==> config.mk <==
export PLATFORM = sky130hd
export DESIGN_NAME = top
export DESIGN_NICKNAME = top
export VERILOG_FILES = /design/flow/design.v
export SDC_FILE = /design/flow/constraint.sdc
export NUM_CORES = 4
export LEC_CHECK = 0
export CAP_MARGIN = 35
export CORE_ASPECT_RATIO = 0.98
export CORE_MARGIN = 2
export CORE_UTILIZATION = 72
export CTS_CLUSTER_DIAMETER = 381
export CTS_CLUSTER_SIZE = 13
export HOLD_SLACK_MARGIN = 0.29
export PLACE_DENSITY_LB_ADDON = 0.29
export SETUP_SLACK_MARGIN = -0.02
export SLEW_MARGIN = 20
==> constraint.sdc <==
create_clock -name core_clock -period 4.8 [get_ports {clk}]
set_input_delay 0.9600 -clock core_clock [delete_from_list [all_inputs] [get_ports {clk}]]
set_output_delay 0.9600 -clock core_clock [all_outputs]
set_load 0.01 [all_outputs]
==> design.v <==
module controller #(
    parameter [19:0] IDLE_CYCLES = 20'd351832    
)(
    input logic clk, 
    input logic rst, 
    output logic load_sreg, 
    output logic transmit_pixel, 
    output logic [5:0] pixel, 
    output logic [4:0] frame,
    output logic idle
);
    localparam TRANSMIT_FRAME       = 1'b0;
    localparam IDLE                 = 1'b1;
    localparam [2:0] READ_CH_VALS   = 3'b001;
    localparam [2:0] LOAD_SREG      = 3'b010;
    localparam [2:0] TRANSMIT_PIXEL = 3'b100;
    localparam [8:0] TRANSMIT_CYCLES    = 9'd360;        
    logic state;
    logic next_state;
    logic [2:0] transmit_phase;
    logic [2:0] next_transmit_phase;
    logic [5:0] pixel_counter;
    logic [4:0] frame_counter;
    logic [8:0] transmit_counter;
    logic [19:0] idle_counter;
    logic transmit_pixel_done;
    logic idle_done;
    assign transmit_pixel_done = (transmit_counter == TRANSMIT_CYCLES - 1);
    assign idle_done = (idle_counter == IDLE_CYCLES - 1);
    always_ff @(negedge clk) begin
        if (rst) begin
            state <= TRANSMIT_FRAME;
            transmit_phase <= READ_CH_VALS;
        end
        else begin
            state <= next_state;
            transmit_phase <= next_transmit_phase;
        end
    end
    always_comb begin
        next_state = 1'bx;
        unique case (state)
            TRANSMIT_FRAME:
                if ((pixel_counter == 6'd0) && (transmit_pixel_done))
                    next_state = IDLE;
                else
                    next_state = TRANSMIT_FRAME;
            IDLE:
                if (idle_done)
                    next_state = TRANSMIT_FRAME;
                else
                    next_state = IDLE;
        endcase
    end
    always_comb begin
        next_transmit_phase = READ_CH_VALS;
        if (state == TRANSMIT_FRAME) begin
            case (transmit_phase)
                READ_CH_VALS:
                    next_transmit_phase = LOAD_SREG;
                LOAD_SREG:
                    next_transmit_phase = TRANSMIT_PIXEL;
                TRANSMIT_PIXEL:
                    next_transmit_phase = transmit_pixel_done ? READ_CH_VALS : TRANSMIT_PIXEL;
            endcase
        end
    end
    always_ff @(negedge clk) begin
        if (rst) begin
            pixel_counter <= 6'd63;
        end
        else if ((state == TRANSMIT_FRAME) && transmit_pixel_done) begin
            pixel_counter <= pixel_counter - 1;
        end
    end
    always_ff @(negedge clk) begin
        if (rst) begin
            frame_counter <= 5'd0;
        end
        else if (idle_done) begin
            frame_counter <= frame_counter + 1;
        end
    end
    always_ff @(negedge clk) begin
        if (rst) begin
            transmit_counter <= 9'd0;
        end
        else if (transmit_phase == TRANSMIT_PIXEL) begin
            transmit_counter <= transmit_counter + 1;
        end
        else begin
            transmit_counter <= 9'd0;
        end
    end
    always_ff @(negedge clk) begin
        if (rst) begin
            idle_counter <= 20'd0;
        end
        else if (state == IDLE) begin
            idle_counter <= idle_counter + 1;
        end
        else begin
            idle_counter <= 20'd0;
        end
    end
    assign pixel = pixel_counter;
    assign frame = frame_counter;
    assign load_sreg = (transmit_phase == LOAD_SREG);
    assign transmit_pixel = (transmit_phase == TRANSMIT_PIXEL);
    assign idle = (state == IDLE);
endmodule
module ws2812b(
    input logic clk, 
    input logic rst, 
    input logic serial_in, 
    input logic transmit, 
    output logic ws2812b_out, 
    output logic shift
);
    localparam IDLE = 1'b0;
    localparam TRANSMITTING = 1'b1;
    localparam T0_CYCLE_COUNT = 4'd5;
    localparam T1_CYCLE_COUNT = 4'd10;
    localparam MAX_CYCLE_COUNT = 4'd15;
    logic state;
    logic [3:0] cycle_count;
    logic bit_being_sent;
    always_ff @(posedge clk) begin
        if (rst) begin
            state <= IDLE;
            cycle_count <= 4'd0;
            bit_being_sent <= 1'b0;
        end
        else unique case (state)
            IDLE:
                if (transmit == 1'b1) begin
                    state <= TRANSMITTING;
                    cycle_count <= 4'd0;
                    bit_being_sent <= serial_in;
                end
            TRANSMITTING:
                if (transmit == 1'b0) begin
                    state <= IDLE;
                end
                else if (cycle_count == MAX_CYCLE_COUNT - 1) begin
                    cycle_count <= 4'd0;
                    bit_being_sent <= serial_in;
                end
                else begin
                    cycle_count <= cycle_count + 1;
                end
        endcase
    end
    always_comb begin
        if (state == TRANSMITTING)
            if (bit_being_sent == 1'b0)
                ws2812b_out = (cycle_count < T0_CYCLE_COUNT);
            else
                ws2812b_out = (cycle_count < T1_CYCLE_COUNT);
        else
            ws2812b_out = 1'b0;
    end
    assign shift = (state == TRANSMITTING) && (cycle_count == 4'd0);
endmodule
module game_of_life (
    input logic clk,
    input logic update,
    input logic [63:0] current_bits,
    output logic [63:0] next_bits
);
    localparam num_rows = 8;
    localparam num_cols = 8;
    int idx;
    int neighbors;
    logic alive;
    int neighbor_row;
    int neighbor_col;
    int nidx;
    always_ff @(posedge clk) begin
        if (update) begin
            for (int row = 0; row < num_rows; row++) begin
                for (int col = 0; col < num_cols; col++) begin
                    idx = row * num_cols + col;
                    neighbors = 0;
                    for (int delta_row = -1; delta_row <= 1; delta_row++) begin
                        for (int delta_col = -1; delta_col <= 1; delta_col++) begin
                            if (!(delta_row == 0 && delta_col == 0)) begin
                                neighbor_row = (row + delta_row + num_rows) % num_rows;
                                neighbor_col = (col + delta_col + num_cols) % num_cols;
                                nidx = neighbor_row * num_cols + neighbor_col;
                                if (current_bits[nidx])
                                    neighbors = neighbors + 1;
                            end
                        end
                    end
                    alive = current_bits[idx];
                    if (alive) begin
                        if ((neighbors == 2) || (neighbors == 3))
                            next_bits[idx] <= 1'b1;
                        else
                            next_bits[idx] <= 1'b0;
                    end
                    else begin
                        if (neighbors == 3)
                            next_bits[idx] <= 1'b1;
                        else
                            next_bits[idx] <= 1'b0;
                    end
                end
            end
        end
    end
endmodule
module top(
    input logic clk,
    input logic rst,
    input logic [63:0] init_r,
    input logic [63:0] init_g,
    input logic [63:0] init_b,
    output logic _48b,
    output logic _45a
);
    logic [5:0] pixel;
    logic [4:0] frame;
    logic [10:0] address;
    logic [23:0] shift_reg;
    logic load_sreg;
    logic transmit_pixel;
    logic shift;
    logic ws2812b_out;
    logic ctrl_idle;
    localparam clock_rate = 12000000;
    assign address = { 5'd0, pixel };
    logic [7:0] frame_buffer_R [0:63];
    logic [7:0] frame_buffer_G [0:63];
    logic [7:0] frame_buffer_B [0:63];
    ws2812b u_ws (
        .clk                (clk),
        .rst                (rst),
        .serial_in          (shift_reg[23]),
        .transmit           (transmit_pixel),
        .ws2812b_out        (ws2812b_out),
        .shift              (shift)
    );
    controller #(
        .IDLE_CYCLES        (20'd1000)
    ) u_ctrl (
        .clk                (clk),
        .rst                (rst),
        .load_sreg          (load_sreg),
        .transmit_pixel     (transmit_pixel),
        .pixel              (pixel),
        .frame              (frame),
        .idle               (ctrl_idle)
    );
    localparam UPDATE_CYCLES = 30000;
    localparam logic [7:0] BRIGHTNESS = 8'h05;
    logic [63:0] frame_bits_R, frame_bits_G, frame_bits_B;
    logic [63:0] next_bits_R, next_bits_G, next_bits_B;
    logic auto_update_sig;
    always_comb begin
        for (int i = 0; i < 64; i++) begin
            frame_bits_R[i] = frame_buffer_R[i];
            frame_bits_G[i] = frame_buffer_G[i];
            frame_bits_B[i] = frame_buffer_B[i];
        end
    end
    game_of_life u_gol_R (
        .clk            (clk),
        .update         (auto_update_sig),
        .current_bits   (frame_bits_R),
        .next_bits      (next_bits_R)
    );
    game_of_life u_gol_G (
        .clk            (clk),
        .update         (auto_update_sig),
        .current_bits   (frame_bits_G),
        .next_bits      (next_bits_G)
    );
    game_of_life u_gol_B (
        .clk            (clk),
        .update         (auto_update_sig),
        .current_bits   (frame_bits_B),
        .next_bits      (next_bits_B)
    );
    logic [$clog2(clock_rate) - 1:0] copy_counter;
    logic update_pending;
    always_ff @(posedge clk) begin
        if (rst) begin
            copy_counter <= 0;
            auto_update_sig <= 1'b0;
            update_pending <= 1'b0;
            for (int i = 0; i < 64; i++) begin
                frame_buffer_R[i] <= init_r[i] ? BRIGHTNESS : 8'h00;
                frame_buffer_G[i] <= init_g[i] ? BRIGHTNESS : 8'h00;
                frame_buffer_B[i] <= init_b[i] ? BRIGHTNESS : 8'h00;
            end
        end
        else begin
            if (UPDATE_CYCLES != 0) begin
                if (copy_counter == UPDATE_CYCLES - 1) begin
                    copy_counter <= 0;
                    auto_update_sig <= 1'b1;
                    update_pending <= 1'b1;
                end else begin
                    copy_counter <= copy_counter + 1;
                    auto_update_sig <= 1'b0;
                end
            end else begin
                auto_update_sig <= 1'b0;
            end
            if (update_pending && ctrl_idle && !auto_update_sig) begin
                update_pending <= 1'b0;
                for (int i = 0; i < 64; i++) begin
                    frame_buffer_R[i] <= next_bits_R[i] ? BRIGHTNESS : 8'h00;
                    frame_buffer_G[i] <= next_bits_G[i] ? BRIGHTNESS : 8'h00;
                    frame_buffer_B[i] <= next_bits_B[i] ? BRIGHTNESS : 8'h00;
                end
            end
        end
    end
    always_ff @(posedge clk) begin
        if (rst) begin
            shift_reg <= 24'd0;
        end
        else if (load_sreg) begin
            shift_reg <= { frame_buffer_G[address], frame_buffer_R[address], frame_buffer_B[address] };
        end
        else if (shift) begin
            shift_reg <= { shift_reg[22:0], 1'b0 };
        end
    end
    assign _48b = ws2812b_out;
    assign _45a = ~ws2812b_out;
endmodule
==> run.sh <==
#!/bin/bash
# the make line also repeats each setting of config.mk as NAME=value (left out here)
make -C /OpenROAD-flow-scripts/flow DESIGN_CONFIG=/design/flow/config.mk WORK_HOME=/design/flow/orfs CLKGATE_MAP_FILE= finish
==> results of run 1 <==
## routing by layer
metal / share of wire / vias to the layer above / global-route usage
li1: - / 46827 / -
met1: 0.35 / 49072 / 0.494
met2: 0.44 / 6759 / 0.685
met3: 0.12 / 2049 / 0.0844
met4: 0.082 / 18 / 0.283
met5: 0.00050 / - / 0.00649
## through the flow
step           std cells  cell area, sq um  utilization  worst slack, ns  hold WS [ns]
6_report           15061            116000        0.807           -0.123         0.443
5_1_grt            15054            116000        0.807           -0.565         0.432
3_3_place_gp       14742            111000        0.769           -0.164         0.421
2_1_floorplan      12720            104000            -            -7.63         0.406
3_5_place_dp       14743            111000        0.769           -0.183         0.426
4_1_cts            14851            112000        0.781          -0.0304         0.445
## timing repair
item	in CTS	in global routing
gates resized	32	505
setup buffers	5	197
endpoints found under the setup margin	14	132
gates cloned	0	4
pin swaps	14	118
hold endpoints to repair	0	0
## area by class of cell
class                      count  area (sq um)  share of cell area
inverter                     621          2370              0.0204
clock inverter                53           403             0.00347
antenna                        7          17.5            0.000151
tap                         1890          2360              0.0204
clock buffer                  51          1100             0.00952
multi-input combinational  10911         87500               0.754
sequential                   479         13500               0.116
timing repair buffer        1049          8870              0.0764
==> impl_metrics.toml, run 1 <==
# synthesis and place-and-route metrics
[outcome]
status = "finished with violations"
so_faults = "negative setup slack"

[yosys]
mux_share = 0.0604
topCombFamilyByArea = "XOR/XNOR gates"
yosys.area.top_type_share = 0.163
avgSynthCellArea_sq_um = 8.17
ys.flop_type = "edfxtp_1"
synth_area_sq_um = 104000
synthTopCellsByArea = "ha_1, edfxtp_1, xnor2_1, nand2_1, xor2_1"
synth_top_cell_by_area = "ha_1"
async_reset_ff_frac = 0
ys_cells = 12720
ys_sh_aoi = 0.160
yosysMostFrequentCell = "nand2_1"
ys_ff = 479
ys_sh_simple = 0.214
synth-edff-count = 384
ys_warn_count = 7
syn-instance-count = 12720
ys_area_sq_um = 104000
synth.distinct_cells = 100
fa_ha_area_frac = 0.163
syn-num-nets = 14266
synthTopCellsByCount = "nand2_1, ha_1, xnor2_1"
xor_share = 0.225
yosys.stat.seqShare = 0.129

[routing]
wl_um = 339000
ant_nets = 0
vias_per_cell = 6.95
drt-initial-drc-count = 12292
route.detailed.drc = 0
routedWlPerCell_um = 22.5
vias = 104725
drtPass1Iterations = 13

[hold_path]
min_from = "u_ctrl.transmit_phase[0]$_DFF_N_"
holdPathStages = 1
worstHoldEndpoint = "u_ctrl.transmit_phase[2]$_DFF_N_"
hold_class = "flip-flop to flip-flop"

[grt]
antenna_found_initial = 19
grt-ovfl-total = 0
grt_max_degree = 109
grt.total_usage = 0.418
grt_pass1_vias = 101549
grt_pass1_wl_um = 509000

[critical_path]
reg2regPathDepth = 10
cp_cell_sequence = "inv_4 > ha_4 > buf_6 > a222oi_1 > nand3b_1 > o21ai_0 > a22o_1 > a2111oi_2 > a41oi_1 > o21bai_1"
reg2reg_slack_ns = -0.12
cp.buffers_inverters = 2
cpPeakStageDelay_ns = 0.41
end_kind = "flip-flop"
critPathTopFamily = "AND-OR/OR-AND gates"
critical_path_class = "flip-flop to flip-flop"
cpMaxStageDelayCell = "a222oi_1"
worstSetupStartpoint = "u_ctrl.pixel_counter[0]$_SDFFE_NP1P_"
crit_cells = 10
r2r_start = "u_ctrl.pixel_counter[0]$_SDFFE_NP1P_"
r2r_end = "shift_reg[8]$_SDFFE_PP0P_"
start_kind = "flip-flop"
required_ns = 5.40
arrival_ns = 5.53
cp_max_fo = 5
setup.worst_path.end = "shift_reg[8]$_SDFFE_PP0P_"

[clock_network]
clk_pin_slew_ns = 0.08
cts_inserted_buffers = 42
cts_tree = "built"
h-tree-depth = 2
cts.sinks = 479
cts_root_buf = "clkbuf_16"
cts_hold_buf = 0
clk_latency_ns = 0.74
clk_path_buf_depth = 3

[pwr]
pg_seq_mw = 4.99
power-top-group = "combinational cells"
comb_power_mw = 26.2
p_int_mw = 18.6
vdd_ir_drop_max_uv = 297
p_seq_frac = 0.141
p_clk_frac = 0.119
sw_frac_of_total = 0.475
p_switching_mw = 16.8
p_comb_frac = 0.740
p_clk_mw = 4.20
leakage_nw = 49.2
total_power_mw = 35.4
power.density_nw_per_um2 = 305

[sta]
rsz0062_at_grt = "yes"
skew_ns = 0.0613
finalHoldViolations = 0
fin_ws_ns = -0.123
worst_pin_slew_ns = 1.27
period_used_share = 1.03
max_freq_mhz = 203
setup_viol_count_final = 10
min_period_ns = 4.92
drv_slew = 0
fin_setup_tns_ns = -0.681
relSlewSlack = 0.149

[floorplan]
die_y_um = 380
core-area_sq_um = 144000
rows = 138
initCoreUtil = 0.723
pin_count = 196
die-width_um = 388
chipArea_sq_um = 147000

[placed_design]
dp_hpwl_um = 244000
gp_congestion = 1.03
portBuffers = 195

[run]
warnings = 267
drv_cap = 0

[final_layout]
fillers = 8911
nNetsFinal = 14689
area_growth_pct = 11.7
==> inputs of run 2 (changes only) <==
- CAP_MARGIN: 35 -> 20
- CORE_ASPECT_RATIO: 0.98 -> default
- CTS_CLUSTER_DIAMETER: 381 -> default
- CTS_CLUSTER_SIZE: 13 -> default
- GPL_ROUTABILITY_DRIVEN: default -> 0
- HOLD_SLACK_MARGIN: 0.29 -> default
- PLACE_DENSITY_LB_ADDON: 0.29 -> default
- SETUP_SLACK_MARGIN: -0.02 -> default
- TNS_END_PERCENT: default -> 10
- clock period: 4.8 -> 4.15 ns (I/O delays scaled with it)
==> run 2 against run 1 <==
  * Area after synthesis is the same
  * The flow now stops in global routing (5_1_grt)
  * Synthesized cell count is the same
  * Die size hardly changed
==> impl_metrics.toml, run 2 <==
# flow metrics
[floorplan]
chipArea_sq_um = 147000
core-area_sq_um = 143000
initCoreUtil = 0.724
rows = 139
pin_count = 196
die-width_um = 384
die_y_um = 384

[yosys]
ys_warn_count = 7
synth_top_cell_by_area = "ha_1"
synthTopCellsByCount = "nand2_1, ha_1, xnor2_1"
ys_sh_aoi = 0.160
syn-num-nets = 14266
ys_sh_simple = 0.214
yosys.area.top_type_share = 0.163
yosys.stat.seqShare = 0.129
ys.flop_type = "edfxtp_1"
async_reset_ff_frac = 0
ys_area_sq_um = 104000
synth.distinct_cells = 100
avgSynthCellArea_sq_um = 8.17
syn-instance-count = 12720
xor_share = 0.225
yosysMostFrequentCell = "nand2_1"
synthTopCellsByArea = "ha_1, edfxtp_1, xnor2_1, nand2_1, xor2_1"
mux_share = 0.0604
synth-edff-count = 384
synth_area_sq_um = 104000
topCombFamilyByArea = "XOR/XNOR gates"
fa_ha_area_frac = 0.163
ys_ff = 479
ys_cells = 12720

[clock_network]
cts.sinks = 479
cts_hold_buf = 0
cts_root_buf = "clkbuf_16"
h-tree-depth = 3
cts_inserted_buffers = 73
clk_path_buf_depth = 3

[placed_design]
dp_hpwl_um = 268000
portBuffers = 195

[outcome]
status = "aborted with a tool error"
last-stage-reached = "global routing (5_1_grt)"
run 2: metrics by stage:
step                cells   TNS, ns  worst slack [ns]  utilization  cell area (sq um)
CTS                 16665    -45.09            -0.400        0.893             128000
floorplan           12720  -1627.36             -7.95            -             104000
detailed placement  16359    -46.37            -0.616        0.855             123000
global placement    16359    -18.72            -0.525        0.855             123000
run 2: repair_timing:
| action | 4_1_cts |
|---|---|
| gates resized | 358 |
| buffers inserted | 136 |
| setup endpoints to repair | 195 |
| gates cloned | 0 |
| pin swaps | 152 |
==> inputs of run 3 (changes only) <==
- CORE_ASPECT_RATIO: default -> 0.5
- CTS_CLUSTER_DIAMETER: default -> 380
- CTS_CLUSTER_SIZE: default -> 100
- GPL_ROUTABILITY_DRIVEN: 0 -> default
- SETUP_SLACK_MARGIN: default -> 1.42
- TNS_END_PERCENT: 10 -> default
- clock period: 4.15 -> 4.8 ns (I/O delays scaled with it)
==> run 3 against run 2 <==
  * The run again fails in global routing (5_1_grt)
  * Die size up 0.13%
  * Synthesized cell count unchanged
  * Area after synthesis stayed put
==> impl_metrics.toml, run 3 <==
# flow metrics
[placed_design]
gp_congestion = 0.995
dp_hpwl_um = 240000
dp.cells = 14776
place_area_sq_um = 113000
portBuffers = 195

[clock_network]
clk_path_buf_depth = 3
h-tree-depth = 1
cts.sinks = 479
cts_root_buf = "clkbuf_16"
cts_hold_buf = 0
cts_inserted_buffers = 8

[floorplan]
core-area_sq_um = 143000
pin_count = 196
die_y_um = 273
rows = 98
die-width_um = 541
initCoreUtil = 0.726
chipArea_sq_um = 148000

[grt]
grt-ovfl-total = 6390
grt.total_usage = 0.993

[yosys]
mux_share = 0.0604
synthTopCellsByArea = "ha_1, edfxtp_1, xnor2_1, nand2_1, xor2_1"
syn-num-nets = 14266
ys_sh_aoi = 0.160
topCombFamilyByArea = "XOR/XNOR gates"
avgSynthCellArea_sq_um = 8.17
ys.flop_type = "edfxtp_1"
synth_top_cell_by_area = "ha_1"
synth_area_sq_um = 104000
yosys.stat.seqShare = 0.129
ys_sh_simple = 0.214
synth-edff-count = 384
ys_warn_count = 7
fa_ha_area_frac = 0.163
syn-instance-count = 12720
async_reset_ff_frac = 0
synthTopCellsByCount = "nand2_1, ha_1, xnor2_1"
xor_share = 0.225
yosysMostFrequentCell = "nand2_1"
ys_ff = 479
ys_area_sq_um = 104000
ys_cells = 12720
yosys.area.top_type_share = 0.163
synth.distinct_cells = 100

[outcome]
error_line = "[ERROR GRT-0232] Routing congestion too high. Check the congestion heatmap in the GUI."
last-stage-reached = "global routing (5_1_grt)"
status = "aborted with a tool error"
[run 3: what timing repair did]
item / 4_1_cts
setup buffers: 270
resized: 510
pin swaps: 217
endpoints found under the setup margin: 417
gates cloned: 3
[run 3: metrics by stage]
| stage | setup TNS (ns) | utilization | setup WS, ns |
|---|---|---|---|
| global placement | -0.200 | 0.787 | -0.0740 |
| floorplan | -1472.70 | - | -7.63 |
| detailed placement | -1.00 | 0.787 | -0.210 |
| CTS | 0 | 0.823 | 0.0155 |
[run 3: layer usage]
metal / GRT overflow / GRT usage
met2: 3767 / 1.12
met1: 561 / 0.940
met4: 1505 / 1.06
met5: 39 / 0.796
met3: 518 / 0.901
==> inputs of run 4 (changes only) <==
- CORE_ASPECT_RATIO: 0.5 -> default
- CORE_MARGIN: 2 -> 6
- CORE_UTILIZATION: 72 -> 71
- CTS_CLUSTER_DIAMETER: 380 -> default
- CTS_CLUSTER_SIZE: 100 -> default
- GPL_ROUTABILITY_DRIVEN: default -> 0
- GPL_TIMING_DRIVEN: default -> 1
- MAX_ROUTING_LAYER: default -> met4
- MIN_ROUTING_LAYER: default -> met1
- SETUP_SLACK_MARGIN: 1.42 -> 0.18
- clock period: 4.8 -> 15.1 ns (I/O delays scaled with it)
==> run 4 against run 3 <==
  * The run now finishes clean
  * Area after synthesis unchanged
  * Synthesized cell count unchanged
  * Die size up 5.5%
==> impl_metrics.toml, run 4 <==
# synthesis and place-and-route metrics
[outcome]
status = "complete, no violations"

[floorplan]
core-area_sq_um = 144000
initCoreUtil = 0.720
rows = 139
die-width_um = 395
pin_count = 196
chipArea_sq_um = 156000
die_y_um = 395

[clock_network]
clk_pin_slew_ns = 0.03
cts_tree = "built"
cts.sinks = 479
h-tree-depth = 3
cts_hold_buf = 0
postCtsSetupRepairBufs = 0
cts_inserted_buffers = 70
clk_latency_ns = 0.72
clk_path_buf_depth = 3
cts_root_buf = "clkbuf_16"
ctsResizeCount = 0

[sta]
setup_viol_count_final = 0
finalHoldViolations = 0
skew_ns = 0.0450
fin_ws_ns = 3.83
relSlewSlack = 0.189
drv_slew = 0
worst_pin_slew_ns = 1.21
rsz0062_at_grt = "no"

[critical_path]
arrival_ns = 4.28
cpMaxStageDelayCell = "nand2b_1"
reg2reg_slack_ns = 3.83
required_ns = 8.11
cp.buffers_inverters = 1
cpPeakStageDelay_ns = 0.66
setup.worst_path.end = "u_ctrl.idle_counter[9]$_SDFF_NN0_"
crit_cells = 3
r2r_end = "shift_reg[10]$_SDFFE_PP0P_"
start_kind = "input port"
cp_max_fo = 67
end_kind = "flip-flop"
reg2regPathDepth = 7
r2r_start = "u_ctrl.pixel_counter[4]$_SDFFE_NP1P_"
critical_path_class = "input port to flip-flop"
worstSetupStartpoint = "rst"
critPathTopFamily = "simple AND/OR/NAND/NOR gates"
cp_cell_sequence = "buf_8 > nand2b_1 > nor2_1"

[yosys]
yosys.stat.seqShare = 0.129
synthTopCellsByArea = "ha_1, edfxtp_1, xnor2_1, nand2_1, xor2_1"
syn-instance-count = 12720
xor_share = 0.225
yosysMostFrequentCell = "nand2_1"
avgSynthCellArea_sq_um = 8.17
synth_area_sq_um = 104000
ys_cells = 12720
syn-num-nets = 14266
ys_sh_simple = 0.214
synth_top_cell_by_area = "ha_1"
ys_sh_aoi = 0.160
async_reset_ff_frac = 0
topCombFamilyByArea = "XOR/XNOR gates"
synth-edff-count = 384
yosys.area.top_type_share = 0.163
mux_share = 0.0604
synthTopCellsByCount = "nand2_1, ha_1, xnor2_1"
ys_warn_count = 7
synth.distinct_cells = 100
ys_ff = 479
ys_area_sq_um = 104000
ys.flop_type = "edfxtp_1"
fa_ha_area_frac = 0.163

[routing]
ant_nets = 0
drtPass1Iterations = 9
vias_per_cell = 6.76
wl_um = 310000
routedWlPerCell_um = 21.4
vias = 98020
drt-initial-drc-count = 9168
route.detailed.drc = 0

[pwr]
power-top-group = "combinational cells"
p_seq_frac = 0.141
p_clk_mw = 1.81
p_comb_frac = 0.695
p_clk_frac = 0.164
p_switching_mw = 5.10
vdd_ir_drop_max_uv = 109
pg_seq_mw = 1.56
comb_power_mw = 7.67
sw_frac_of_total = 0.462
p_int_mw = 5.94
leakage_nw = 46.2
power.density_nw_per_um2 = 101

[hold_path]
holdPathStages = 1
worstHoldEndpoint = "u_ctrl.transmit_phase[2]$_DFF_N_"
hold_class = "flip-flop to flip-flop"
min_from = "u_ctrl.transmit_phase[0]$_DFF_N_"

[final_layout]
nNetsFinal = 14084
fin_cells = 14504
fillers = 10662
stdcell_area_sq_um = 110000
logic_area_sq_um = 85400
area_growth_pct = 5.64
seq_area_sq_um = 13400

[grt]
grt-ovfl-total = 0
grt_max_degree = 111
antenna_found_initial = 10
grt_pass1_vias = 94814
grt.total_usage = 0.386
grt_pass1_wl_um = 486000

[run]
warnings = 273
drv_cap = 0

[placed_design]
place_ws_ns = 3.10
place_area_sq_um = 107000
portBuffers = 195
dp_hpwl_um = 224000
dp.cells = 14331
-- run 4: stage by stage --
step                utilization  hold slack, ns  setup TNS (ns)  total power, mW
floorplan                     -           0.406         -476.25             7.66
global placement          0.743           0.417               0             8.63
finish                    0.761           0.427               0             11.0
detailed placement        0.743           0.419               0             9.08
CTS                       0.760           0.428               0             10.9
global route              0.760           0.428               0             12.0
-- run 4: routing by layer --
layer / track usage / wire, um / vias to the layer above
met5: - / 0 / -
met4: 0.202 / 18900 / 0
met3: 0.0549 / 29100 / 1070
met2: 0.627 / 140000 / 4514
met1: 0.468 / 122000 / 46689
li1: - / - / 45747
-- run 4: area by class of cell --
type	instances	share of cell area
multi-input cells	10911	0.778
inverters	621	0.0212
repair buffers	416	0.0333
clock inverters	83	0.00612
well taps	1903	0.0217
diodes	7	0.000160
clock buffers	84	0.0169
flip-flops and latches	479	0.122
==> inputs of run 5 (changes only) <==
- CAP_MARGIN: 20 -> 0
- CORE_MARGIN: 6 -> 2
- CORE_UTILIZATION: 71 -> 72
- CTS_CLUSTER_DIAMETER: default -> 397
- CTS_CLUSTER_SIZE: default -> 10
- GPL_ROUTABILITY_DRIVEN: 0 -> default
- GPL_TIMING_DRIVEN: 1 -> default
- MAX_ROUTING_LAYER: met4 -> default
- MIN_ROUTING_LAYER: met1 -> default
- PLACE_DENSITY: default -> 0.89
- SETUP_SLACK_MARGIN: 0.18 -> 1.83
- TNS_END_PERCENT: default -> 10
- clock period: 15.1 -> 6.11 ns (I/O delays scaled with it)
==> run 5 against run 4 <==
  * The run now fails in global routing (5_1_grt)
  * Area after synthesis unchanged
  * Synthesized cell count is the same
  * Die size decreased by 5.3%
==> impl_metrics.toml, run 5 <==
# flow metrics
[floorplan]
initCoreUtil = 0.724
chipArea_sq_um = 147000
pin_count = 196
die_y_um = 384
core-area_sq_um = 143000
die-width_um = 384
rows = 139

[clock_network]
clk_path_buf_depth = 3
cts.sinks = 479
cts_hold_buf = 0
cts_inserted_buffers = 53
cts_root_buf = "clkbuf_16"
h-tree-depth = 2

[placed_design]
place_ws_ns = 0.212
dp_hpwl_um = 233000
portBuffers = 195
gp_congestion = 0.958

[outcome]
error_line = "[ERROR GRT-0232] Routing congestion too high. Check the congestion heatmap in the GUI."
status = "aborted with a tool error"
last-stage-reached = "global routing (5_1_grt)"

[yosys]
async_reset_ff_frac = 0
synthTopCellsByArea = "ha_1, edfxtp_1, xnor2_1, nand2_1, xor2_1"
ys_warn_count = 7
ys_sh_aoi = 0.160
yosysMostFrequentCell = "nand2_1"
syn-num-nets = 14266
synth-edff-count = 384
synth.distinct_cells = 100
syn-instance-count = 12720
synth_top_cell_by_area = "ha_1"
avgSynthCellArea_sq_um = 8.17
yosys.area.top_type_share = 0.163
ys.flop_type = "edfxtp_1"
ys_area_sq_um = 104000
yosys.stat.seqShare = 0.129
topCombFamilyByArea = "XOR/XNOR gates"
ys_cells = 12720
xor_share = 0.225
synth_area_sq_um = 104000
synthTopCellsByCount = "nand2_1, ha_1, xnor2_1"
fa_ha_area_frac = 0.163
ys_sh_simple = 0.214
mux_share = 0.0604
ys_ff = 479

[grt]
grt.total_usage = 0.753
grt-ovfl-total = 203
-- run 5: metal layers --
| layer | GRT usage | GRT overflow |
|---|---|---|
| met5 | 0.368 | 0 |
| met4 | 0.724 | 65 |
| met3 | 0.629 | 24 |
| met2 | 0.911 | 108 |
| met1 | 0.746 | 6 |
-- run 5: timing repair --
action | CTS
gates resized | 782
hold endpoints to repair | 0
pin swaps | 202
setup buffers | 388
gates cloned | 28
endpoints found under the setup margin | 436
-- run 5: metrics by stage --
step	util	instances	total power, mW	hold WS, ns	cell area [sq um]
4_1_cts	0.818	14955	27.7	0.420	117000
3_3_place_gp	0.752	14419	21.2	0.417	108000
3_5_place_dp	0.752	14419	22.6	0.426	108000
2_1_floorplan	-	12720	18.9	0.406	104000
==> inputs of run 6 (changes only) <==
- CAP_MARGIN: 0 -> 5
- CTS_CLUSTER_DIAMETER: 397 -> default
- CTS_CLUSTER_SIZE: 10 -> 14
- HOLD_SLACK_MARGIN: default -> 0.29
- PLACE_DENSITY: 0.89 -> default
- SETUP_SLACK_MARGIN: 1.83 -> default
- TNS_END_PERCENT: 10 -> default
- clock period: 6.11 -> 5.16 ns (I/O delays scaled with it)
==> run 6 against run 5 <==
  * The run now finishes clean
  * Die size unchanged
  * Area after synthesis unchanged
  * Synthesized cell count unchanged
==> impl_metrics.toml, run 6 <==
# synthesis and place-and-route metrics
[pwr]
comb_power_mw = 22.7
p_clk_frac = 0.160
p_clk_mw = 5.19
p_int_mw = 17.5
p_switching_mw = 15.1
pg_seq_mw = 4.68
sw_frac_of_total = 0.464
power-top-group = "combinational cells"
p_seq_frac = 0.144
leakage_nw = 47.8
power.density_nw_per_um2 = 289
p_comb_frac = 0.697
vdd_ir_drop_max_uv = 305

[critical_path]
cp_cell_sequence = "buf_4 > ha_4 > buf_12 > nor2b_2 > buf_4 > nand3_1 > a21oi_1 > a311oi_1 > nand4_1 > nor4bb_1 > buf_4 > nor4_1"
reg2reg_slack_ns = 0.10
end_kind = "flip-flop"
arrival_ns = 5.64
crit_cells = 12
r2r_start = "u_ctrl.pixel_counter[0]$_SDFFE_NP1P_"
cp.buffers_inverters = 4
path_common_cell = "buf_4"
critical_path_class = "flip-flop to flip-flop"
critPathTopFamily = "simple AND/OR/NAND/NOR gates"
required_ns = 5.75
cp_max_fo = 13
start_kind = "flip-flop"
cpPeakStageDelay_ns = 0.35
worstSetupStartpoint = "u_ctrl.pixel_counter[0]$_SDFFE_NP1P_"
r2r_end = "shift_reg[16]$_SDFFE_PP0P_"
reg2regPathDepth = 12
setup.worst_path.end = "shift_reg[16]$_SDFFE_PP0P_"
cpMaxStageDelayCell = "dfxtp_4"

[routing]
drtPass1Iterations = 7
routedWlPerCell_um = 21.6
vias_per_cell = 6.74
drt-initial-drc-count = 9024
route.detailed.drc = 0
ant_nets = 0
vias = 99985
wl_um = 320000

[sta]
relSlewSlack = 0.274
hold_ws_ns = 0.419
skew_ns = 0.0324
finalHoldViolations = 0
setup_viol_count_final = 0
fin_setup_tns_ns = 0
rsz0062_at_grt = "yes"
worst_pin_slew_ns = 1.09
drv_slew = 0

[clock_network]
cts_inserted_buffers = 70
clk_pin_slew_ns = 0.06
cts_hold_buf = 0
cts_root_buf = "clkbuf_16"
cts.sinks = 479
h-tree-depth = 3
clk_latency_ns = 0.73
cts_tree = "built"
clk_path_buf_depth = 3

[final_layout]
stdcell_area_sq_um = 113000
fillers = 10015
fin_cells = 14838
area_growth_pct = 8.35
nNetsFinal = 14425

[yosys]
syn-instance-count = 12720
synth_area_sq_um = 104000
ys_warn_count = 7
synthTopCellsByCount = "nand2_1, ha_1, xnor2_1"
synth-edff-count = 384
topCombFamilyByArea = "XOR/XNOR gates"
yosys.stat.seqShare = 0.129
yosys.area.top_type_share = 0.163
synthTopCellsByArea = "ha_1, edfxtp_1, xnor2_1, nand2_1, xor2_1"
ys.flop_type = "edfxtp_1"
ys_area_sq_um = 104000
ys_sh_simple = 0.214
synth.distinct_cells = 100
ys_sh_aoi = 0.160
ys_cells = 12720
synth_top_cell_by_area = "ha_1"
async_reset_ff_frac = 0
syn-num-nets = 14266
mux_share = 0.0604
avgSynthCellArea_sq_um = 8.17
ys_ff = 479
yosysMostFrequentCell = "nand2_1"
fa_ha_area_frac = 0.163
xor_share = 0.225

[hold_path]
worstHoldEndpoint = "u_ctrl.transmit_phase[2]$_DFF_N_"
hold_class = "flip-flop to flip-flop"
holdPathStages = 1
min_from = "u_ctrl.transmit_phase[0]$_DFF_N_"

[placed_design]
portBuffers = 195
dp_hpwl_um = 242000
dp.cells = 14640
place_area_sq_um = 110000
gp_congestion = 0.958

[grt]
grt_pass1_vias = 97729
grt_pass1_wl_um = 501000
antenna_found_initial = 11
grt-ovfl-total = 0
grt_max_degree = 100
grt.total_usage = 0.417

[run]
warnings = 265
drv_cap = 0

[floorplan]
die_y_um = 384
core-area_sq_um = 143000
initCoreUtil = 0.724
chipArea_sq_um = 147000
rows = 139
die-width_um = 384
pin_count = 196

[outcome]
status = "complete, no violations"
==> run 6: per-stage QoR <==
step / total power, mW / utilization / worst slack (ns)
after floorplan: 22.4 / - / -7.45
after global placement: 25.3 / 0.764 / -0.0562
after detailed placement: 26.8 / 0.764 / -0.152
after CTS: 32.1 / 0.781 / 0.0109
after global routing: 35.2 / 0.785 / -0.0681
final: 32.6 / 0.785 / 0.104
==> run 6: final cells by class <==
class / instances / area, sq um / area share
clock buffer: 75 / 1770 / 0.0157
clock inverter: 90 / 636 / 0.00564
tap: 1903 / 2380 / 0.0211
antenna: 2 / 5.00 / 0.0000444
timing repair buffer: 757 / 6340 / 0.0563
sequential: 479 / 13500 / 0.119
inverter: 621 / 2350 / 0.0209
multi-input combinational: 10911 / 85700 / 0.761
==> run 6: per-layer routing <==
| metal | wire (um) | vias to the layer above | track usage |
|---|---|---|---|
| met5 | 89 | - | 0 |
| met4 | 22300 | 14 | 0.270 |
| met3 | 29800 | 1237 | 0.0676 |
| met2 | 146000 | 4850 | 0.695 |
| met1 | 122000 | 47517 | 0.499 |
| li1 | - | 46367 | - |
==> run 6: repair_timing <==
item / CTS / global route
resized: 12 / 69
pin swaps: 4 / 13
endpoints found under the setup margin: 6 / 30
setup buffers: 1 / 32
==> inputs of run 7 (changes only) <==
- CAP_MARGIN: 5 -> 0
- CTS_CLUSTER_DIAMETER: default -> 397
- CTS_CLUSTER_SIZE: 14 -> 10
- PLACE_DENSITY: default -> 0.89
- SETUP_SLACK_MARGIN: default -> 1.83
- TNS_END_PERCENT: default -> 10
- clock period: 5.16 -> 6.11 ns (I/O delays scaled with it)
==> run 7 against run 6 <==
  * The flow now stops in global routing (5_1_grt)
  * Synthesized cell count is the same
  * Area after synthesis is the same
  * Die size is the same
==> impl_metrics.toml, run 7 <==
# flow metrics
[grt]
grt.total_usage = 0.753
grt-ovfl-total = 203

[yosys]
ys_cells = 12720
ys_warn_count = 7
ys.flop_type = "edfxtp_1"
xor_share = 0.225
synth_top_cell_by_area = "ha_1"
ys_area_sq_um = 104000
syn-instance-count = 12720
async_reset_ff_frac = 0
synth_area_sq_um = 104000
ys_sh_aoi = 0.160
synthTopCellsByCount = "nand2_1, ha_1, xnor2_1"
synthTopCellsByArea = "ha_1, edfxtp_1, xnor2_1, nand2_1, xor2_1"
fa_ha_area_frac = 0.163
yosysMostFrequentCell = "nand2_1"
ys_sh_simple = 0.214
synth.distinct_cells = 100
syn-num-nets = 14266
ys_ff = 479
synth-edff-count = 384
mux_share = 0.0604
yosys.stat.seqShare = 0.129
topCombFamilyByArea = "XOR/XNOR gates"
yosys.area.top_type_share = 0.163
avgSynthCellArea_sq_um = 8.17

[clock_network]
clk_path_buf_depth = 3
cts_inserted_buffers = 53
cts_hold_buf = 0
h-tree-depth = 2
cts_root_buf = "clkbuf_16"
cts.sinks = 479

[placed_design]
place_area_sq_um = 108000
place_ws_ns = 0.212
dp_hpwl_um = 233000
portBuffers = 195
gp_congestion = 0.958

[outcome]
last-stage-reached = "global routing (5_1_grt)"
status = "aborted with a tool error"
error_line = "[ERROR GRT-0232] Routing congestion too high. Check the congestion heatmap in the GUI."

[floorplan]
die-width_um = 384
initCoreUtil = 0.724
die_y_um = 384
pin_count = 196
rows = 139
chipArea_sq_um = 147000
core-area_sq_um = 143000
## run 7: through the flow
step	instances	total power [mW]
floorplan	12720	18.9
global placement	14419	21.2
detailed placement	14419	22.6
CTS	14955	27.7
## run 7: per-layer routing
| layer | GRT overflow | global-route usage |
|---|---|---|
| met1 | 6 | 0.746 |
| met2 | 108 | 0.911 |
| met3 | 24 | 0.629 |
| met4 | 65 | 0.724 |
| met5 | 0 | 0.368 |
## run 7: timing repair
| action | 4_1_cts |
|---|---|
| endpoints found under the setup margin | 436 |
| gates cloned | 28 |
| resized | 782 |
| pin swaps | 202 |
| setup buffers | 388 |
==> inputs of run 8 (changes only) <==
- CAP_MARGIN: 0 -> 20
- CORE_ASPECT_RATIO: default -> 0.92
- CTS_CLUSTER_DIAMETER: 397 -> 60
- CTS_CLUSTER_SIZE: 10 -> 13
- HOLD_SLACK_MARGIN: 0.29 -> default
- PLACE_DENSITY: 0.89 -> default
- PLACE_DENSITY_LB_ADDON: default -> 0.29
- SETUP_SLACK_MARGIN: 1.83 -> 0.76
- TNS_END_PERCENT: 10 -> default
- clock period: 6.11 -> 5.39 ns (I/O delays scaled with it)
==> run 8 against run 7 <==
  * The run again fails in global routing (5_1_grt)
  * Die size hardly changed
  * Synthesized cell count stayed put
  * Area after synthesis is the same
==> impl_metrics.toml, run 8 <==
# flow metrics
[outcome]
status = "aborted with a tool error"
last-stage-reached = "global routing (5_1_grt)"

[clock_network]
clk_path_buf_depth = 3
h-tree-depth = 3
cts_inserted_buffers = 91
cts_hold_buf = 0
cts.sinks = 479
cts_root_buf = "clkbuf_16"

[floorplan]
chipArea_sq_um = 147000
rows = 133
die_y_um = 368
pin_count = 196
die-width_um = 400
initCoreUtil = 0.726
core-area_sq_um = 143000

[yosys]
ys_cells = 12720
topCombFamilyByArea = "XOR/XNOR gates"
yosysMostFrequentCell = "nand2_1"
yosys.stat.seqShare = 0.129
avgSynthCellArea_sq_um = 8.17
synth.distinct_cells = 100
ys_area_sq_um = 104000
fa_ha_area_frac = 0.163
ys_sh_simple = 0.214
async_reset_ff_frac = 0
synth_area_sq_um = 104000
ys_warn_count = 7
syn-instance-count = 12720
ys_ff = 479
mux_share = 0.0604
synthTopCellsByCount = "nand2_1, ha_1, xnor2_1"
synth_top_cell_by_area = "ha_1"
ys.flop_type = "edfxtp_1"
ys_sh_aoi = 0.160
xor_share = 0.225
yosys.area.top_type_share = 0.163
synth-edff-count = 384
synthTopCellsByArea = "ha_1, edfxtp_1, xnor2_1, nand2_1, xor2_1"
syn-num-nets = 14266

[placed_design]
dp_hpwl_um = 239000
gp_congestion = 0.974
portBuffers = 195
## run 8: stage by stage
stage                     total power, mW  hold WS, ns  setup WS, ns  std cells  instance area [sq um]
after detailed placement             25.8        0.432        0.0668      14501                 109000
after global placement               24.2        0.427         0.108      14501                 109000
after floorplan                      21.6        0.406         -7.33      12720                 105000
after CTS                            32.8        0.442         0.316      14918                 115000
## run 8: repair_timing
item,4_1_cts
endpoints found under the setup margin,145
setup buffers,206
resized,320
pin swaps,73
cloned,3
==> inputs of run 9 (changes only) <==
- CAP_MARGIN: 20 -> 5
- CORE_ASPECT_RATIO: 0.92 -> default
- CTS_CLUSTER_DIAMETER: 60 -> 79
- CTS_CLUSTER_SIZE: 13 -> 15
- HOLD_SLACK_MARGIN: default -> 0.26
- PLACE_DENSITY_LB_ADDON: 0.29 -> default
- SETUP_SLACK_MARGIN: 0.76 -> -0.47
- SLEW_MARGIN: 20 -> 40
- clock period: 5.39 -> 4.8 ns (I/O delays scaled with it)
==> run 9 against run 8 <==
  * The layout now fails its checks (negative setup slack)
  * Die size about the same
  * Area after synthesis did not move
  * Synthesized cell count did not move
==> impl_metrics.toml, run 9 <==
# synthesis and place-and-route metrics
[placed_design]
place_ws_ns = -0.433
dp_hpwl_um = 245000
portBuffers = 195
gp_congestion = 0.962

[critical_path]
critical_path_class = "flip-flop to flip-flop"
crit_cells = 10
cp_cell_sequence = "inv_1 > ha_2 > buf_4 > a222oi_1 > nand3b_1 > o21ai_0 > a22o_1 > a2111oi_1 > a41oi_1 > o21bai_1"
cpMaxStageDelayCell = "a2111oi_1"
setup.worst_path.end = "shift_reg[8]$_SDFFE_PP0P_"
required_ns = 5.44
cp_max_fo = 9
worstSetupStartpoint = "u_ctrl.pixel_counter[1]$_SDFFE_NP1P_"
reg2regPathDepth = 10
r2r_end = "shift_reg[8]$_SDFFE_PP0P_"
cp.buffers_inverters = 2
arrival_ns = 5.89
start_kind = "flip-flop"
critPathTopFamily = "AND-OR/OR-AND gates"
r2r_start = "u_ctrl.pixel_counter[1]$_SDFFE_NP1P_"
end_kind = "flip-flop"
reg2reg_slack_ns = -0.45
cpPeakStageDelay_ns = 0.49

[grt]
grt_pass1_wl_um = 503000
grt_max_degree = 84
grt_pass1_vias = 98278
grt.total_usage = 0.419
grt-ovfl-total = 0
antenna_found_initial = 18

[clock_network]
cts_inserted_buffers = 61
cts_hold_buf = 0
clk_latency_ns = 0.76
clk_pin_slew_ns = 0.08
cts_tree = "built"
h-tree-depth = 2
cts_root_buf = "clkbuf_16"
cts.sinks = 479
clk_path_buf_depth = 3

[pwr]
comb_power_mw = 24.5
leakage_nw = 48.5
pg_seq_mw = 5.01
sw_frac_of_total = 0.463
p_seq_frac = 0.143
vdd_ir_drop_max_uv = 383
p_clk_mw = 5.54
power.density_nw_per_um2 = 309
power-top-group = "combinational cells"
p_comb_frac = 0.699
p_int_mw = 18.8
p_switching_mw = 16.2
p_clk_frac = 0.158

[yosys]
ys_sh_aoi = 0.160
synth_area_sq_um = 104000
mux_share = 0.0604
xor_share = 0.225
ys_area_sq_um = 104000
async_reset_ff_frac = 0
yosysMostFrequentCell = "nand2_1"
synth.distinct_cells = 100
ys.flop_type = "edfxtp_1"
syn-num-nets = 14266
synth_top_cell_by_area = "ha_1"
ys_ff = 479
yosys.area.top_type_share = 0.163
ys_warn_count = 7
synthTopCellsByArea = "ha_1, edfxtp_1, xnor2_1, nand2_1, xor2_1"
ys_sh_simple = 0.214
synthTopCellsByCount = "nand2_1, ha_1, xnor2_1"
ys_cells = 12720
synth-edff-count = 384
topCombFamilyByArea = "XOR/XNOR gates"
avgSynthCellArea_sq_um = 8.17
fa_ha_area_frac = 0.163
syn-instance-count = 12720
yosys.stat.seqShare = 0.129

[routing]
ant_nets = 0
vias_per_cell = 6.70
vias = 100275
wl_um = 321000
routedWlPerCell_um = 21.4
drt-initial-drc-count = 9263
drtPass1Iterations = 7
route.detailed.drc = 0

[floorplan]
pin_count = 196
initCoreUtil = 0.724
die-width_um = 384
core-area_sq_um = 143000
chipArea_sq_um = 147000
die_y_um = 384
rows = 139

[sta]
worst_pin_slew_ns = 0.865
drv_slew = 0
relSlewSlack = 0.416
fin_ws_ns = -0.449
skew_ns = 0.0388
hold_ws_ns = 0.408
setup_viol_count_final = 26
finalHoldViolations = 0

[final_layout]
nNetsFinal = 14561
area_growth_pct = 9.15
fillers = 9900
final_util = 0.791

[hold_path]
hold_class = "flip-flop to flip-flop"
worstHoldEndpoint = "u_ctrl.transmit_phase[2]$_DFF_N_"
holdPathStages = 1
min_from = "u_ctrl.transmit_phase[0]$_DFF_N_"

[outcome]
so_faults = "negative setup slack"
status = "finished with violations"

[run]
drv_cap = 0
warnings = 264
## run 9: final cells by class
cell class,instances,area (sq um),area share
Multi-Input combinational cell,10911,85500,0.753
Tap cell,1903,2380,0.0210
Inverter,621,2330,0.0205
Timing Repair Buffer,902,7460,0.0658
Antenna cell,4,10.0,0.0000882
Clock buffer,64,1550,0.0136
Sequential cell,479,13400,0.119
Clock inverter,91,818,0.00721
## run 9: layer usage
| metal | share of wire | GRT usage |
|---|---|---|
| met1 | 0.38 | 0.506 |
| met2 | 0.45 | 0.698 |
| met3 | 0.096 | 0.0631 |
| met4 | 0.068 | 0.264 |
| met5 | 0.00046 | 0 |
## run 9: per-stage QoR
stage          total power, mW  cells  setup TNS, ns  cell area [sq um]
5_1_grt                   37.9  14972         -25.16             113000
2_1_floorplan             24.1  12720       -1479.34             104000
3_3_place_gp              27.4  14813          -2.30             111000
6_report                  35.1  14975          -3.50             113000
3_5_place_dp              29.0  14814          -2.04             111000
4_1_cts                   34.7  14968          -2.44             113000
## run 9: what timing repair did
item / CTS / global route
gates resized: 0 / 8
setup buffers: 0 / 3
endpoints found under the hold margin: 0 / 0
endpoints found under the setup margin: 0 / 8
==> inputs of run 10 (changes only) <==
- ABC_AREA: default -> 1
- CAP_MARGIN: 5 -> 25
- CELL_PAD_IN_SITES_DETAIL_PLACEMENT: default -> 2
- CORE_ASPECT_RATIO: default -> 0.63
- CORE_UTILIZATION: 72 -> 40
- CTS_CLUSTER_DIAMETER: 79 -> default
- CTS_CLUSTER_SIZE: 15 -> 93
- GPL_ROUTABILITY_DRIVEN: default -> 0
- HOLD_SLACK_MARGIN: 0.26 -> -0.09
- MAX_ROUTING_LAYER: default -> met5
- SETUP_SLACK_MARGIN: -0.47 -> 2.36
- SLEW_MARGIN: 40 -> 20
- clock period: 4.8 -> 10.0 ns (I/O delays scaled with it)
==> run 10 against run 9 <==
  * The flow now stops in detailed placement (3_5_place_dp)
  * Area after synthesis is 7.3% higher
  * Synthesized cell count is 55% higher
  * Die size increased by 92%
==> impl_metrics.toml, run 10 <==
# flow metrics
[outcome]
status = "aborted with a tool error"
last-stage-reached = "detailed placement (3_5_place_dp)"
error_line = "[ERROR DPL-0033] detailed placement checks failed during check placement."

[floorplan]
pin_count = 196
die-width_um = 669
chipArea_sq_um = 283000
die_y_um = 423
initCoreUtil = 0.403
core-area_sq_um = 277000
rows = 153

[yosys]
yosysMostFrequentCell = "nand2_1"
ys.flop_type = "edfxtp_1"
ys_cells = 19702
ys_sh_simple = 0.487
async_reset_ff_frac = 0
xor_share = 0.0501
syn-num-nets = 21248
synth-edff-count = 384
synthTopCellsByCount = "nand2_1, inv_1, nand3_1"
mux_share = 0
synth_top_cell_by_area = "nand2_1"
yosys.stat.seqShare = 0.120
ys_ff = 479
ys_sh_aoi = 0.0590
ys_warn_count = 7
avgSynthCellArea_sq_um = 5.66
synth_area_sq_um = 112000
synthTopCellsByArea = "nand2_1, ha_1, edfxtp_1, nand3_1, inv_1"
ys_area_sq_um = 112000
fa_ha_area_frac = 0.152
yosys.area.top_type_share = 0.284
topCombFamilyByArea = "simple AND/OR/NAND/NOR gates"
syn-instance-count = 19702
synth.distinct_cells = 63

[placed_design]
portBuffers = 195
==> run 10: metrics by stage <==
stage                   cells  area [sq um]
after floorplan         19702        112000
after global placement  23178        116000
==> inputs of run 11 (changes only) <==
- ABC_AREA: 1 -> default
- CAP_MARGIN: 25 -> 0
- CELL_PAD_IN_SITES_DETAIL_PLACEMENT: 2 -> default
- CORE_ASPECT_RATIO: 0.63 -> default
- CORE_UTILIZATION: 40 -> 72
- CTS_CLUSTER_DIAMETER: default -> 397
- CTS_CLUSTER_SIZE: 93 -> 10
- GPL_ROUTABILITY_DRIVEN: 0 -> default
- HOLD_SLACK_MARGIN: -0.09 -> default
- MAX_ROUTING_LAYER: met5 -> met4
- PLACE_DENSITY: default -> 0.89
- SETUP_SLACK_MARGIN: 2.36 -> 1.83
- TNS_END_PERCENT: default -> 10
- clock period: 10.0 -> 6.11 ns (I/O delays scaled with it)
==> run 11 against run 10 <==
  * The flow stops in global routing (5_1_grt)
  * Area after synthesis is 6.8% lower
  * Synthesized cell count down 35%
  * Die size shrank 48%
==> impl_metrics.toml, run 11 <==
# flow metrics
[outcome]
status = "aborted with a tool error"
last-stage-reached = "global routing (5_1_grt)"
error_line = "[ERROR GRT-0232] Routing congestion too high. Check the congestion heatmap in the GUI."

[yosys]
xor_share = 0.225
syn-instance-count = 12720
syn-num-nets = 14266
yosys.area.top_type_share = 0.163
ys_area_sq_um = 104000
yosys.stat.seqShare = 0.129
fa_ha_area_frac = 0.163
synth_top_cell_by_area = "ha_1"
yosysMostFrequentCell = "nand2_1"
topCombFamilyByArea = "XOR/XNOR gates"
synthTopCellsByArea = "ha_1, edfxtp_1, xnor2_1, nand2_1, xor2_1"
synth_area_sq_um = 104000
ys_sh_simple = 0.214
synth.distinct_cells = 100
mux_share = 0.0604
async_reset_ff_frac = 0
synthTopCellsByCount = "nand2_1, ha_1, xnor2_1"
ys_warn_count = 7
ys.flop_type = "edfxtp_1"
synth-edff-count = 384
ys_sh_aoi = 0.160
ys_ff = 479
ys_cells = 12720
avgSynthCellArea_sq_um = 8.17

[clock_network]
clk_path_buf_depth = 3
cts_inserted_buffers = 53
cts.sinks = 479
h-tree-depth = 2
cts_hold_buf = 0
cts_root_buf = "clkbuf_16"

[floorplan]
die_y_um = 384
chipArea_sq_um = 147000
initCoreUtil = 0.724
core-area_sq_um = 143000
pin_count = 196
rows = 139
die-width_um = 384

[placed_design]
place_area_sq_um = 108000
gp_congestion = 0.968
portBuffers = 195
dp_hpwl_um = 234000

[grt]
grt-ovfl-total = 66
grt.total_usage = 0.800
run 11: timing repair:
action,4_1_cts
resized,816
endpoints found under the setup margin,443
setup buffers,393
pin swaps,223
gates cloned,26
run 11: per-layer routing:
metal  overflow  track usage
met5          -            -
met4         22        0.752
met3         36        0.686
met2          5        0.932
met1          3        0.780
run 11: metrics by stage:
| step | instances | utilization | worst slack (ns) | total power, mW |
|---|---|---|---|---|
| 2_1_floorplan | 12720 | - | -6.97 | 18.9 |
| 3_3_place_gp | 14424 | 0.752 | 0.109 | 21.2 |
| 3_5_place_dp | 14424 | 0.752 | 0.0818 | 22.6 |
| 4_1_cts | 14964 | 0.818 | 0.697 | 27.8 |
==> inputs of run 12 (changes only) <==
- CAP_MARGIN: 0 -> 20
- CORE_ASPECT_RATIO: default -> 0.55
- CORE_UTILIZATION: 72 -> 71
- CTS_CLUSTER_DIAMETER: 397 -> 27
- CTS_CLUSTER_SIZE: 10 -> 37
- MAX_ROUTING_LAYER: met4 -> default
- PLACE_DENSITY: 0.89 -> default
- SETUP_SLACK_MARGIN: 1.83 -> 3.49
- TNS_END_PERCENT: 10 -> default
- clock period: 6.11 -> 11.7 ns (I/O delays scaled with it)
==> run 12 against run 11 <==
  * The run now finishes clean
  * Die size grew 1.5%
  * Synthesized cell count is the same
  * Area after synthesis is the same
==> impl_metrics.toml, run 12 <==
# synthesis and place-and-route metrics
[pwr]
leakage_nw = 47.9
power-top-group = "combinational cells"
pg_seq_mw = 2.03
sw_frac_of_total = 0.441
power.density_nw_per_um2 = 144
p_seq_frac = 0.124
p_clk_mw = 4.07
p_clk_frac = 0.249
p_int_mw = 9.13
vdd_ir_drop_max_uv = 172
total_power_mw = 16.3
p_switching_mw = 7.21
comb_power_mw = 10.3
p_comb_frac = 0.627

[grt]
grt_use_met1 = 0.588
grt_util_met2 = 0.652
grt-ovfl-total = 0
met3_usage = 0.127
grt_max_degree = 103
antenna_found_initial = 13
grt_pass1_wl_um = 529000
grt_pass1_vias = 98148
grt_busiest_layer = "met2"
grt.total_usage = 0.439

[critical_path]
end_kind = "flip-flop"
cp_cell_sequence = "inv_6 > ha_4 > buf_6 > a32oi_2 > o221ai_2 > a2111oi_4 > nand3_2 > nor4bb_4 > buf_6 > nor4_2"
crit_cells = 10
r2r_start = "u_ctrl.pixel_counter[0]$_SDFFE_NP1P_"
cp_max_fo = 10
worstSetupStartpoint = "u_ctrl.pixel_counter[0]$_SDFFE_NP1P_"
arrival_ns = 9.17
setup.worst_path.end = "shift_reg[16]$_SDFFE_PP0P_"
critPathTopFamily = "AND-OR/OR-AND gates"
cpMaxStageDelayCell = "a2111oi_4"
start_kind = "flip-flop"
cpPeakStageDelay_ns = 0.51
cp.buffers_inverters = 3
r2r_end = "shift_reg[16]$_SDFFE_PP0P_"
required_ns = 12.43
path_common_cell = "buf_6"
reg2regPathDepth = 10
reg2reg_slack_ns = 3.26
critical_path_class = "flip-flop to flip-flop"

[yosys]
synthTopCellsByArea = "ha_1, edfxtp_1, xnor2_1, nand2_1, xor2_1"
ys_cells = 12720
synthTopCellsByCount = "nand2_1, ha_1, xnor2_1"
ys_warn_count = 7
synth_top_cell_by_area = "ha_1"
ys_ff = 479
mux_share = 0.0604
yosys.stat.seqShare = 0.129
yosysMostFrequentCell = "nand2_1"
syn-instance-count = 12720
syn-num-nets = 14266
async_reset_ff_frac = 0
ys_sh_aoi = 0.160
topCombFamilyByArea = "XOR/XNOR gates"
ys.flop_type = "edfxtp_1"
ys_area_sq_um = 104000
synth.distinct_cells = 100
yosys.area.top_type_share = 0.163
synth-edff-count = 384
xor_share = 0.225
fa_ha_area_frac = 0.163
avgSynthCellArea_sq_um = 8.17
synth_area_sq_um = 104000
ys_sh_simple = 0.214

[outcome]
status = "complete, no violations"

[sta]
finalHoldViolations = 0
setup_viol_count_final = 0
hold_ws_ns = 0.407
rsz0062_at_grt = "yes"
skew_ns = 0.0842
worst_pin_slew_ns = 1.14
drv_slew = 0
relSlewSlack = 0.235
fin_ws_ns = 3.26

[floorplan]
core-area_sq_um = 146000
initCoreUtil = 0.713
chipArea_sq_um = 150000
die-width_um = 520
die_y_um = 288
rows = 104
pin_count = 196

[placed_design]
place_ws_ns = 1.96
gp_congestion = 0.957
portBuffers = 195
place_area_sq_um = 107000
dp_hpwl_um = 247000

[hold_path]
worstHoldEndpoint = "u_ctrl.transmit_phase[2]$_DFF_N_"
holdPathStages = 1
hold_class = "flip-flop to flip-flop"
min_from = "u_ctrl.transmit_phase[0]$_DFF_N_"

[clock_network]
cts_tree = "built"
clk_latency_ns = 0.84
clk_path_buf_depth = 4
cts.sinks = 479
cts_root_buf = "clkbuf_16"
clk_pin_slew_ns = 0.05
h-tree-depth = 4
cts_inserted_buffers = 150

[run]
warnings = 267
drv_cap = 0

[routing]
drtPass1Iterations = 9
route.detailed.drc = 0
ant_nets = 0
vias = 101796
vias_per_cell = 6.90
wl_um = 346000
drt-initial-drc-count = 12683
routedWlPerCell_um = 23.5

[final_layout]
fillers = 10097
nNetsFinal = 14222
area_growth_pct = 9.11
stdcell_area_sq_um = 113000
final_util = 0.778
run 12: metrics by stage:
step / cells / TNS [ns]
4_1_cts: 14730 / 0
6_report: 14745 / 0
2_1_floorplan: 12720 / -806.44
3_3_place_gp: 14402 / 0
3_5_place_dp: 14402 / 0
5_1_grt: 14743 / 0
run 12: cell type report:
class / instances / area (sq um) / area share
multi-input combinational: 10911 / 85700 / 0.756
tap: 1961 / 2450 / 0.0216
antenna: 2 / 5.00 / 0.0000441
timing repair buffer: 474 / 4440 / 0.0392
clock inverter: 126 / 1010 / 0.00892
inverter: 621 / 2340 / 0.0206
sequential: 479 / 13500 / 0.119
clock buffer: 171 / 3940 / 0.0347
run 12: routing by layer:
layer  vias up  wire length [um]
li1      46055                 -
met1     47937            137000
met2      6588            142000
met3      1202             51100
met4        14             15600
met5         -               103
run 12: timing repair:
item                       4_1_cts  5_1_grt
hold endpoints to repair         0        0
setup endpoints to repair      106       49
hold buffers                     0        0
pin swaps                       31       14
gates cloned                     6        1
buffers inserted                26       11
gates resized                   83       21
==> inputs of run 13 (changes only) <==
- ABC_AREA: default -> 1
- CAP_MARGIN: 20 -> 10
- CELL_PAD_IN_SITES_DETAIL_PLACEMENT: default -> 1
- CORE_UTILIZATION: 71 -> 35
- CTS_CLUSTER_DIAMETER: 27 -> 387
- CTS_CLUSTER_SIZE: 37 -> 55
- GPL_TIMING_DRIVEN: default -> 0
- MIN_ROUTING_LAYER: default -> met2
- PLACE_DENSITY: default -> 0.65
- SETUP_SLACK_MARGIN: 3.49 -> 1.29
- clock period: 11.7 -> 8.6 ns (I/O delays scaled with it)
==> run 13 against run 12 <==
  * The flow now stops in global routing (5_1_grt)
  * Die size up 120%
  * Area after synthesis rose by 7.3%
  * Synthesized cell count grew 55%
==> impl_metrics.toml, run 13 <==
# flow metrics
[outcome]
status = "aborted with a tool error"
last-stage-reached = "global routing (5_1_grt)"
error_line = "[ERROR GRT-0116] Global routing finished with congestion. Check the congestion regions in the DRC Viewer."

[placed_design]
place_ws_ns = -0.187
place_area_sq_um = 119000
portBuffers = 195
dp.cells = 24190
gp_congestion = 1.09
dp_hpwl_um = 421000

[yosys]
ys_cells = 19702
fa_ha_area_frac = 0.152
yosys.stat.seqShare = 0.120
synth-edff-count = 384
synth.distinct_cells = 63
ys_ff = 479
ys_area_sq_um = 112000
ys.flop_type = "edfxtp_1"
yosysMostFrequentCell = "nand2_1"
synth_top_cell_by_area = "nand2_1"
ys_warn_count = 7
synthTopCellsByArea = "nand2_1, ha_1, edfxtp_1, nand3_1, inv_1"
ys_sh_simple = 0.487
synthTopCellsByCount = "nand2_1, inv_1, nand3_1"
topCombFamilyByArea = "simple AND/OR/NAND/NOR gates"
yosys.area.top_type_share = 0.284
avgSynthCellArea_sq_um = 5.66
synth_area_sq_um = 112000
syn-instance-count = 19702
mux_share = 0
async_reset_ff_frac = 0
ys_sh_aoi = 0.0590
syn-num-nets = 21248
xor_share = 0.0501

[floorplan]
initCoreUtil = 0.352
die_y_um = 423
pin_count = 196
rows = 153
die-width_um = 765
chipArea_sq_um = 323000
core-area_sq_um = 317000

[clock_network]
cts_root_buf = "clkbuf_16"
postCtsSetupRepairBufs = 0
ctsResizeCount = 14
cts_hold_buf = 0
cts_inserted_buffers = 12
clk_path_buf_depth = 3
h-tree-depth = 1
cts.sinks = 479

[grt]
grt.total_usage = 0.536
grt-ovfl-total = 40
-- run 13: stage by stage --
step / hold WS [ns] / total power [mW]
after CTS: 0.432 / 14.9
after floorplan: 0.394 / 10.6
after global placement: 0.403 / 12.9
after detailed placement: 0.418 / 13.5
-- run 13: routing by layer --
layer | track usage | GRT overflow
met3 | 0.706 | 30
met1 | - | -
met5 | 0.502 | 3
met4 | 0.261 | 6
met2 | 0.537 | 1
==> inputs of run 14 (changes only) <==
- ABC_AREA: 1 -> default
- CAP_MARGIN: 10 -> 20
- CELL_PAD_IN_SITES_DETAIL_PLACEMENT: 1 -> default
- CORE_ASPECT_RATIO: 0.55 -> 0.5
- CORE_UTILIZATION: 35 -> 72
- CTS_CLUSTER_DIAMETER: 387 -> 380
- CTS_CLUSTER_SIZE: 55 -> 100
- GPL_TIMING_DRIVEN: 0 -> default
- MIN_ROUTING_LAYER: met2 -> default
- PLACE_DENSITY: 0.65 -> default
- SETUP_SLACK_MARGIN: 1.29 -> 1.53
- clock period: 8.6 -> 5.38 ns (I/O delays scaled with it)
==> run 14 against run 13 <==
  * The run again fails in global routing (5_1_grt)
  * Area after synthesis shrank 6.8%
  * Synthesized cell count shrank 35%
  * Die size shrank 54%
==> impl_metrics.toml, run 14 <==
# flow metrics
[yosys]
ys_cells = 12720
syn-instance-count = 12720
ys_sh_aoi = 0.160
async_reset_ff_frac = 0
synth_area_sq_um = 104000
synthTopCellsByCount = "nand2_1, ha_1, xnor2_1"
ys.flop_type = "edfxtp_1"
yosys.stat.seqShare = 0.129
yosys.area.top_type_share = 0.163
fa_ha_area_frac = 0.163
syn-num-nets = 14266
synth_top_cell_by_area = "ha_1"
ys_warn_count = 7
yosysMostFrequentCell = "nand2_1"
synth-edff-count = 384
ys_area_sq_um = 104000
ys_sh_simple = 0.214
mux_share = 0.0604
ys_ff = 479
synthTopCellsByArea = "ha_1, edfxtp_1, xnor2_1, nand2_1, xor2_1"
xor_share = 0.225
avgSynthCellArea_sq_um = 8.17
topCombFamilyByArea = "XOR/XNOR gates"
synth.distinct_cells = 100

[clock_network]
clk_path_buf_depth = 3
cts_root_buf = "clkbuf_16"
cts.sinks = 479
h-tree-depth = 1
cts_inserted_buffers = 8
cts_hold_buf = 0

[placed_design]
place_ws_ns = -0.0995
dp_hpwl_um = 234000
dp.cells = 14532
portBuffers = 195
gp_congestion = 0.968

[floorplan]
chipArea_sq_um = 148000
die-width_um = 541
die_y_um = 273
rows = 98
core-area_sq_um = 143000
initCoreUtil = 0.726
pin_count = 196

[outcome]
status = "aborted with a tool error"
last-stage-reached = "global routing (5_1_grt)"
==> run 14: what timing repair did <==
action,CTS
buffers inserted,266
hold endpoints to repair,0
endpoints found under the setup margin,410
gates cloned,5
gates resized,475
pin swaps,169
==> run 14: stage by stage <==
step / utilization / power (mW) / TNS [ns] / cell area [sq um]
floorplan: - / 22.0 / -1416.32 / 106000
global placement: 0.771 / 24.9 / -0.0980 / 110000
detailed placement: 0.771 / 25.9 / -0.231 / 110000
CTS: 0.805 / 28.8 / 0 / 115000
No activity file was given, so power comes from the tool's default toggle rates.
